==> inputs of v18 <==
// a_filter_approx
module a_filter_approx(
    input [31:0] x_in,
    input clk,
    input [5:0] reset,
    output [31:0] y_out);
    wire [10:0] a1_1;
    wire [10:0] a1_2;
    wire [10:0] a1_3;
    wire [10:0] a1_4;
    wire [10:0] b1;
    assign a1_1 = -11'sd192;
    assign a1_2 = -11'sd1021;
    assign a1_3 = -11'sd928;
    assign a1_4 = -11'sd1010;
    assign b1 = 11'sd307;
    wire [31:0] y_1;
    wire [31:0] y_2;
    wire [31:0] y_3;
    wire [31:0] y_4;
    wire [31:0] y_5;
    fos_exact_v4 first_stage(x_in,a1_4,clk,reset[0],y_1);
    fos_exact_v3 second_stage(y_1,a1_3,b1,clk,reset[1],y_2);
    fos_exact_v2 third_stage(y_2,a1_2,clk,reset[2],y_3);
    fos_exact_v2 fourth_stage(y_3,a1_2,clk,reset[3],y_4);
    fos_exact_v1 fifth_stage(y_4,a1_1,clk,reset[4],y_5);
    fos_exact_v1 sixth_stage(y_5,a1_1,clk,reset[5],y_out);
endmodule
clock: 6.48 ns
lec_check: 0
abc_area: 1
cap_margin: 20
core_margin: 2
core_utilization: 72
cts_cluster_diameter: 392
cts_cluster_size: 96
slew_margin: 20
run.sh (not shown) runs the stock make flow with config.mk's settings and CLKGATE_MAP_FILE=.
==> v28: changes against v18 <==
CORE_UTILIZATION = 64   (was 72)
CTS_CLUSTER_DIAMETER = not set   (was 392)
CTS_CLUSTER_SIZE = not set   (was 96)
==> comparison <==
v18 aborted during 5_1_grt with ODB-0269. v28 ran to the end with violations: setup timing. Die size: v28 is larger than v18 (about 12%). Synthesized area is the same in v28 and v18. Synthesized cell count is the same in v28 and v18.
==> figures <==
quantity                                                       v18                       v28
Post-CTS Resized                                               286                       189
Placed wire-length estimate                             125,000 um                126,000 um
Row count                                                       97                       103
Die area                                               72,400 um^2               81,300 um^2
Core region area                                       69,800 um^2               78,600 um^2
Setup fix buffers added after clock tree synthesis              28                        19
DIE WIDTH                                                   269 um                    285 um
Number of H-tree branching levels                                1                         2
Clock buffers created by TritonCTS                               9                        60
Status                                              did not finish  finished with violations
Last stage reached                                         5_1_grt                         -
Violated checks                                                  -              setup timing


==> run a: inputs <==
Starting RTL as in the previous note.
export LEC_CHECK = 0
export CAP_MARGIN = 5
export CELL_PAD_IN_SITES_DETAIL_PLACEMENT = 2
export CELL_PAD_IN_SITES_GLOBAL_PLACEMENT = 2
export CORE_MARGIN = 2
export CORE_UTILIZATION = 49
export CTS_CLUSTER_SIZE = 56
export GPL_ROUTABILITY_DRIVEN = 0
export GPL_TIMING_DRIVEN = 1
export MIN_ROUTING_LAYER = met2
export PLACE_DENSITY_LB_ADDON = 0.02
export SLEW_MARGIN = 20
create_clock -name core_clock -period 5.66 [get_ports {clk}]
==> run b (differences from run a) <==
CAP_MARGIN = 20   (was 5)
CELL_PAD_IN_SITES_DETAIL_PLACEMENT = default   (was 2)
CELL_PAD_IN_SITES_GLOBAL_PLACEMENT = default   (was 2)
CORE_UTILIZATION = 72   (was 49)
CTS_CLUSTER_SIZE = default   (was 56)
GPL_ROUTABILITY_DRIVEN = default   (was 0)
GPL_TIMING_DRIVEN = default   (was 1)
MIN_ROUTING_LAYER = default   (was met2)
PLACE_DENSITY_LB_ADDON = 0.21   (was 0.02)
==> flow/constraint.sdc (replaced) <==
create_clock -name core_clock -period 7.88 [get_ports {clk}]
set_input_delay 1.5760 -clock core_clock [delete_from_list [all_inputs] [get_ports {clk}]]
set_output_delay 1.5760 -clock core_clock [all_outputs]
set_load 0.01 [all_outputs]
==> run c (differences from run a) <==
ABC_AREA = 1   (was default)
CAP_MARGIN = 40   (was 5)
CELL_PAD_IN_SITES_DETAIL_PLACEMENT = default   (was 2)
CELL_PAD_IN_SITES_GLOBAL_PLACEMENT = default   (was 2)
CORE_UTILIZATION = 72   (was 49)
CTS_CLUSTER_SIZE = default   (was 56)
GPL_ROUTABILITY_DRIVEN = default   (was 0)
GPL_TIMING_DRIVEN = default   (was 1)
HOLD_SLACK_MARGIN = 0.29   (was default)
MIN_ROUTING_LAYER = default   (was met2)
PLACE_DENSITY_LB_ADDON = default   (was 0.02)
SETUP_SLACK_MARGIN = -0.42   (was default)
==> flow/constraint.sdc (replaced) <==
create_clock -name core_clock -period 5.45 [get_ports {clk}]
set_input_delay 1.0900 -clock core_clock [delete_from_list [all_inputs] [get_ports {clk}]]
set_output_delay 1.0900 -clock core_clock [all_outputs]
set_load 0.01 [all_outputs]
==> run d (differences from run a) <==
ABC_AREA = 1   (was default)
CAP_MARGIN = 20   (was 5)
CELL_PAD_IN_SITES_DETAIL_PLACEMENT = default   (was 2)
CELL_PAD_IN_SITES_GLOBAL_PLACEMENT = default   (was 2)
CORE_UTILIZATION = 72   (was 49)
CTS_CLUSTER_DIAMETER = 234   (was default)
CTS_CLUSTER_SIZE = default   (was 56)
GPL_ROUTABILITY_DRIVEN = default   (was 0)
GPL_TIMING_DRIVEN = default   (was 1)
MIN_ROUTING_LAYER = default   (was met2)
PLACE_DENSITY_LB_ADDON = 0.21   (was 0.02)
==> flow/constraint.sdc (replaced) <==
create_clock -name core_clock -period 6.61 [get_ports {clk}]
set_input_delay 1.3220 -clock core_clock [delete_from_list [all_inputs] [get_ports {clk}]]
set_output_delay 1.3220 -clock core_clock [all_outputs]
set_load 0.01 [all_outputs]
==> results.sh <==
# implementation run metrics
export IMPL_yosys_area_um2=50600
export IMPL_yosysUniqueCellTypes=60
export IMPL_setup_violations=29
export IMPL_dieWidth_um=269
export IMPL_so_faults="setup timing"
export IMPL_die_h_um=269
export IMPL_fin_ws_ns=-0.674
export IMPL_core_um2=69800
export IMPL_netlist_instances=6994
export IMPL_outcome="finished with violations"
That was run d.
==> results.sh <==
# yosys + openroad results
export IMPL_outcome="aborted with a tool error"
export IMPL_dieWidth_um=303
export IMPL_die_h_um=303
export IMPL_yosysUniqueCellTypes=77
export IMPL_core_um2=88400
export IMPL_tool_error="[ERROR DPL-0033] detailed placement checks failed during check placement."
export IMPL_haltStage="detailed placement"
export IMPL_yosys_area_um2=43800
That was run a.
==> results.sh <==
# yosys + openroad results
export IMPL_yosys_area_um2=50600
export IMPL_place_gp_congestion=1.06
export IMPL_dieWidth_um=269
export IMPL_netlist_instances=6994
export IMPL_outcome="aborted with a tool error"
export IMPL_core_um2=69800
export IMPL_grt_use_met3=0.396
export IMPL_haltStage="global routing"
export IMPL_ctsResizeCount=401
export IMPL_tool_error="[ERROR GRT-0116] Global routing finished with congestion. Check the congestion regions in the DRC Viewer."
export IMPL_die_h_um=269
That was run c.
==> results.sh <==
# implementation run metrics
export IMPL_drc_errors=0
export IMPL_async_reset_ff_frac=0
export IMPL_die_h_um=251
export IMPL_vias_per_cell=5.65
export IMPL_setup_violations=0
export IMPL_syn_num_nets=6024
export IMPL_worstReg2RegStart="fifth_stage.Samples_out[6]"
export IMPL_core_um2=60200
export IMPL_outcome="timing/DRC/antenna clean"
export IMPL_dieWidth_um=251
That was run b.


==> willow: inputs <==
Starting RTL as in the previous note.
clock: 5.94 ns
lec_check: 0
abc_area: 1
cap_margin: 20
core_margin: 2
core_utilization: 72
cts_cluster_diameter: 392
cts_cluster_size: 96
place_density: 0.39
slew_margin: 20
==> inputs of garnet, as changes to willow <==
--- a/flow/config.mk
+++ b/flow/config.mk
@@ -6,10 +6,8 @@
 export NUM_CORES = 4
 export LEC_CHECK = 0
-export ABC_AREA = 1
 export CAP_MARGIN = 20
 export CORE_MARGIN = 2
 export CORE_UTILIZATION = 72
-export CTS_CLUSTER_DIAMETER = 392
-export CTS_CLUSTER_SIZE = 96
-export PLACE_DENSITY = 0.39
+export PLACE_DENSITY = 0.35
+export SETUP_SLACK_MARGIN = 2.35
 export SLEW_MARGIN = 20
==> flow/constraint.sdc (replaced) <==
create_clock -name core_clock -period 7.88 [get_ports {clk}]
set_input_delay 1.5760 -clock core_clock [delete_from_list [all_inputs] [get_ports {clk}]]
set_output_delay 1.5760 -clock core_clock [all_outputs]
set_load 0.01 [all_outputs]
==> inputs of harbor, as changes to willow <==
==> flow/config.mk (replaced) <==
export PLATFORM = sky130hd
export DESIGN_NAME = a_filter_approx
export DESIGN_NICKNAME = a_filter_approx
export VERILOG_FILES = /design/flow/design.v
export SDC_FILE = /design/flow/constraint.sdc
export NUM_CORES = 4
export LEC_CHECK = 0
export CAP_MARGIN = 15
export CORE_MARGIN = 2
export CORE_UTILIZATION = 72
export SETUP_SLACK_MARGIN = 1.43
export SLEW_MARGIN = 20
export TNS_END_PERCENT = 10
==> flow/constraint.sdc (replaced) <==
create_clock -name core_clock -period 6.33 [get_ports {clk}]
set_input_delay 1.2660 -clock core_clock [delete_from_list [all_inputs] [get_ports {clk}]]
set_output_delay 1.2660 -clock core_clock [all_outputs]
set_load 0.01 [all_outputs]
==> inputs of pepper, as changes to willow <==
==> flow/config.mk (replaced) <==
export PLATFORM = sky130hd
export DESIGN_NAME = a_filter_approx
export DESIGN_NICKNAME = a_filter_approx
export VERILOG_FILES = /design/flow/design.v
export SDC_FILE = /design/flow/constraint.sdc
export NUM_CORES = 4
export LEC_CHECK = 0
export CAP_MARGIN = 20
export CORE_MARGIN = 2
export CORE_UTILIZATION = 65
export SETUP_SLACK_MARGIN = -0.16
export SLEW_MARGIN = 20
==> flow/constraint.sdc (replaced) <==
create_clock -name core_clock -period 6.87 [get_ports {clk}]
set_input_delay 1.3740 -clock core_clock [delete_from_list [all_inputs] [get_ports {clk}]]
set_output_delay 1.3740 -clock core_clock [all_outputs]
set_load 0.01 [all_outputs]
==> results <==
quantity	garnet	pepper	harbor	willow
Wire length per cell after detailed routing	19.82 um	15.35 um	19.66 um	-
Hold Path Sink	fifth_stage.Samples_in2[19]$_SDFF_PP0_	fifth_stage.Samples_in2[9]$_SDFF_PP0_	fifth_stage.Samples_in2[2]$_SDFF_PP0_	-
Synthesized area	0.04376 mm2	0.04376 mm2	0.04376 mm2	0.05059 mm2
Number of standard cells in the final layout excluding fillers	6180	6236	6259	-
Buffering stage count on the worst path with inverters included	5	4	4	-
Crit Reg-Reg Startpoint	second_stage.Samples_out[5]$_SDFF_PP0_	second_stage.Samples_out[3]$_SDFF_PP0_	second_stage.Samples_out[4]$_SDFF_PP0_	-
Hold Path Class	reg2reg	reg2reg	reg2reg	-
CTS tree	yes	yes	yes	-
Crit path DAT	6.20 ns	6.01 ns	6.01 ns	-
Flip-flops	544	544	544	-
Fin crit share	98.63%	107.5%	115.0%	-
HP Start	fifth_stage.Samples_in1[19]$_SDFF_PP0_	fifth_stage.Samples_in1[9]$_SDFF_PP0_	fifth_stage.Samples_in1[2]$_SDFF_PP0_	-
Tightest hold margin	0.4634 ns	0.4496 ns	0.4607 ns	-
Die area	0.06276 mm2	0.06941 mm2	0.06276 mm2	0.07240 mm2
Result of the run	timing/DRC/antenna clean	failed layout checks	failed layout checks	stopped before the end
Failing step	-	-	-	global routing
Reasons for failing layout checks	-	negative setup slack	negative setup slack	-
Post-Route WL	122500 um	95750 um	123000 um	-
Setup Skew	0.03428 ns	0.03404 ns	0.03421 ns	-
Placed Cells incl. Taps	5834	6096	6100	8144
Post-Syn Nets	6024	6024	6024	7970
Post-synthesis simple-gate area fraction	12.74%	12.74%	12.74%	20.39%


==> trial 91: inputs <==
Starting RTL as in the previous note.
clock: 14.5 ns
lec_check: 0
abc_area: 1
cap_margin: 25
cell_pad_in_sites_detail_placement: 1
core_margin: 2
core_utilization: 40
cts_cluster_diameter: 386
gpl_routability_driven: 1
gpl_timing_driven: 1
hold_slack_margin: 0.22
min_routing_layer: met1
place_density_lb_addon: 0.1
setup_slack_margin: 3.09
slew_margin: 20
tns_end_percent: 65
==> trial 16 (differences from trial 91) <==
==> flow/config.mk (replaced) <==
export PLATFORM = sky130hd
export DESIGN_NAME = a_filter_approx
export DESIGN_NICKNAME = a_filter_approx
export VERILOG_FILES = /design/flow/design.v
export SDC_FILE = /design/flow/constraint.sdc
export NUM_CORES = 4
export LEC_CHECK = 0
export ABC_AREA = 1
export CAP_MARGIN = 20
export CORE_MARGIN = 2
export CORE_UTILIZATION = 72
export CTS_CLUSTER_DIAMETER = 358
export SLEW_MARGIN = 20
==> flow/constraint.sdc (replaced) <==
create_clock -name core_clock -period 5.55 [get_ports {clk}]
set_input_delay 1.1100 -clock core_clock [delete_from_list [all_inputs] [get_ports {clk}]]
set_output_delay 1.1100 -clock core_clock [all_outputs]
set_load 0.01 [all_outputs]
==> results <==
item	trial 91	trial 16
CTS-repair resized insts	0	517
Worst slack at placement	6.17 ns	-0.742 ns
Result of the run	timing/DRC/antenna clean	did not finish
Failing step	-	5_1_grt
Initial core utilization	40.3%	72.5%
Die width	360 µm	269 µm
Chip Area	0.129 mm²	0.0724 mm²
Final estimated routing congestion in global placement	0.941	1.09
Clock sink count	544	544
Area post-placement	0.0531 mm²	0.0543 mm²
Height of the die	360 µm	269 µm
CTS H-Tree Depth	3	2
Post-synthesis xor/xnor area fraction	6.61%	6.61%
Number of CTS-inserted buffers	72	58
Cell total after placement	8659	8227
Area fraction in full adders, half adders and majority gates	27.4%	27.4%
Floorplan core area	0.126 mm²	0.0698 mm²
HPWL reported at the end of detailed placement	156 mm	129 mm
Number of buffers inserted to repair setup after CTS	0	80
Num rows	130	97


==> 10-15 <==
a_filter_approx again, from the RTL that the note above started with.
// a_filter_approx
module a_filter_approx(
    input [31:0] x_in,
    input clk,
    input [5:0] reset,
    output [31:0] y_out);
Settings: LEC_CHECK=0, CAP_MARGIN=25, CORE_MARGIN=2, CORE_UTILIZATION=40, CTS_CLUSTER_DIAMETER=386, GPL_ROUTABILITY_DRIVEN=0, GPL_TIMING_DRIVEN=0, MIN_ROUTING_LAYER=met2, SLEW_MARGIN=20, TNS_END_PERCENT=65; clock period 14.5 ns.
==> inputs of 03-17, as changes to 10-15 <==
Settings changed: CAP_MARGIN 25 to 20, CORE_UTILIZATION 40 to 72, CTS_CLUSTER_DIAMETER 386 to default, GPL_ROUTABILITY_DRIVEN 0 to default, GPL_TIMING_DRIVEN 0 to default, MIN_ROUTING_LAYER met2 to default, PLACE_DENSITY from default to 0.67, TNS_END_PERCENT 65 to default.
==> flow/constraint.sdc (replaced) <==
create_clock -name core_clock -period 7.25 [get_ports {clk}]
set_input_delay 1.4500 -clock core_clock [delete_from_list [all_inputs] [get_ports {clk}]]
set_output_delay 1.4500 -clock core_clock [all_outputs]
set_load 0.01 [all_outputs]
==> inputs of 10-16, as changes to 10-15 <==
Settings changed: CAP_MARGIN 25 to 20, CTS_CLUSTER_DIAMETER 386 to default, GPL_ROUTABILITY_DRIVEN 0 to default, GPL_TIMING_DRIVEN 0 to default, MIN_ROUTING_LAYER met2 to default, TNS_END_PERCENT 65 to default.
==> flow/constraint.sdc (replaced) <==
create_clock -name core_clock -period 9.35 [get_ports {clk}]
set_input_delay 1.8700 -clock core_clock [delete_from_list [all_inputs] [get_ports {clk}]]
set_output_delay 1.8700 -clock core_clock [all_outputs]
set_load 0.01 [all_outputs]
==> notes <==
03-17 reached the layout checks and failed them: negative setup slack. 10-15 finished clean. 10-16 ran to the end with no violations.
Count of clock-buffer cells in the layout: 03-17 < 10-15 < 10-16.
In area after synthesis, 03-17 and 10-16 do not differ.
Between 03-17 and 10-15, the lower cell count is in 03-17 (gap 9.1%, measured against 10-15).
The highest core utilization belongs to 03-17, the lowest to 10-16.
Wire length, lowest first: 10-16, 03-17, 10-15.
Of 10-15 and 03-17, 10-15 has the higher clock skew (gap 0.0044 ns).


==> run M: inputs <==
Starting RTL as in the previous note.
==> flow/design.v (excerpt) <==
module a_filter_approx(
    input [31:0] x_in,
    input clk,
    input [5:0] reset,
    output [31:0] y_out);
clock: 14.5 ns
lec_check: 0
abc_area: 1
cap_margin: 25
cell_pad_in_sites_detail_placement: 1
core_margin: 2
core_utilization: 40
cts_cluster_diameter: 386
gpl_routability_driven: 0
gpl_timing_driven: 1
min_routing_layer: met1
setup_slack_margin: 3.09
slew_margin: 20
tns_end_percent: 65
==> inputs of run G, as changes to run M <==
Settings changed: ABC_AREA 1 to default, CAP_MARGIN 25 to 20, CELL_PAD_IN_SITES_DETAIL_PLACEMENT 1 to default, CORE_UTILIZATION 40 to 72, CTS_CLUSTER_DIAMETER 386 to 91, GPL_ROUTABILITY_DRIVEN 0 to default, GPL_TIMING_DRIVEN 1 to default, MIN_ROUTING_LAYER met1 to default, PLACE_DENSITY from default to 0.4, SETUP_SLACK_MARGIN 3.09 to default, TNS_END_PERCENT 65 to default.
==> flow/constraint.sdc (replaced) <==
create_clock -name core_clock -period 6.64 [get_ports {clk}]
set_input_delay 1.3280 -clock core_clock [delete_from_list [all_inputs] [get_ports {clk}]]
set_output_delay 1.3280 -clock core_clock [all_outputs]
set_load 0.01 [all_outputs]
==> inputs of run A, as changes to run M <==
Settings changed: ABC_AREA 1 to default, CAP_MARGIN 25 to 20, CELL_PAD_IN_SITES_DETAIL_PLACEMENT 1 to default, CTS_CLUSTER_DIAMETER 386 to default, GPL_ROUTABILITY_DRIVEN 0 to default, GPL_TIMING_DRIVEN 1 to default, MIN_ROUTING_LAYER met1 to default, SETUP_SLACK_MARGIN 3.09 to 0.4, TNS_END_PERCENT 65 to default.
==> flow/constraint.sdc (replaced) <==
create_clock -name core_clock -period 9.35 [get_ports {clk}]
set_input_delay 1.8700 -clock core_clock [delete_from_list [all_inputs] [get_ports {clk}]]
set_output_delay 1.8700 -clock core_clock [all_outputs]
set_load 0.01 [all_outputs]
==> inputs of run Z, as changes to run M <==
Settings changed: ABC_AREA 1 to default, CAP_MARGIN 25 to 20, CELL_PAD_IN_SITES_DETAIL_PLACEMENT 1 to default, CORE_UTILIZATION 40 to 63, CTS_CLUSTER_DIAMETER 386 to default, GPL_ROUTABILITY_DRIVEN 0 to default, GPL_TIMING_DRIVEN 1 to default, MIN_ROUTING_LAYER met1 to default, SETUP_SLACK_MARGIN 3.09 to default, TNS_END_PERCENT 65 to default.
==> flow/constraint.sdc (replaced) <==
create_clock -name core_clock -period 8.15 [get_ports {clk}]
set_input_delay 1.6300 -clock core_clock [delete_from_list [all_inputs] [get_ports {clk}]]
set_output_delay 1.6300 -clock core_clock [all_outputs]
set_load 0.01 [all_outputs]
==> qor summary <==
Distinct cells, synth: run Z 77; run G 77; run M 60; run A 77
Final setup violation count: run Z 0; run G 19; run M 0; run A 0
Synth Area in Adders: run Z 31.7%; run G 31.7%; run M 27.4%; run A 31.7%
CP Launch Point: run Z sixth_stage.Samples_out[8]$_SDFF_PP0_; run G sixth_stage.Samples_out[3]$_SDFF_PP0_; run M sixth_stage.Samples_out[16]$_SDFF_PP0_; run A sixth_stage.Samples_out[4]$_SDFF_PP0_
Layout clock area frac: run Z 4.34%; run G 3.93%; run M 4.13%; run A 4.64%
Placed Instances: run Z 5,993; run G 6,056; run M 8,656; run A 6,465
Total number of multi-input combinational cells: run Z 3,489; run G 3,489; run M 4,872; run A 3,489
GR met3 Demand/Resource: run Z 2.45%; run G 3.69%; run M 3.54%; run A 1.95%
Combinational share of cell area: run Z 61.2%; run G 60.5%; run M 60.8%; run A 60.3%
Met2 WL: run Z 45,800 um; run G 54,700 um; run M 78,500 um; run A 43,600 um
Clk_buf instances: run Z 68; run G 72; run M 90; run A 85
Minimum setup slack in the final design: run Z 98.4 ps; run G -690 ps; run M 5330 ps; run A 644 ps
Average routed wire per standard cell: run Z 15.2 um; run G 17.2 um; run M 19.2 um; run A 13.8 um
Arrival time of data at the critical path endpoint: run Z 6420 ps; run G 6000 ps; run M 6270 ps; run A 6840 ps
Number of tap cells inserted: run Z 931; run G 782; run M 1,650; run A 1,414
Synth Area in Simple Gates: run Z 12.7%; run G 12.7%; run M 20.4%; run A 12.7%
Iteration-0 DRC count of the detailed router: run Z 1,513; run G 2,058; run M 3,203; run A 1,277
Aggregate routed wire length: run Z 92,500 um; run G 107,000 um; run M 169,000 um; run A 91,000 um
Synthesized area per cell: run Z 8.67 um^2; run G 8.67 um^2; run M 7.23 um^2; run A 8.67 um^2
Outcome: run Z complete, no violations; run G failed layout checks; run M complete, no violations; run A complete, no violations
Layout check failures: run Z -; run G negative setup slack; run M -; run A -
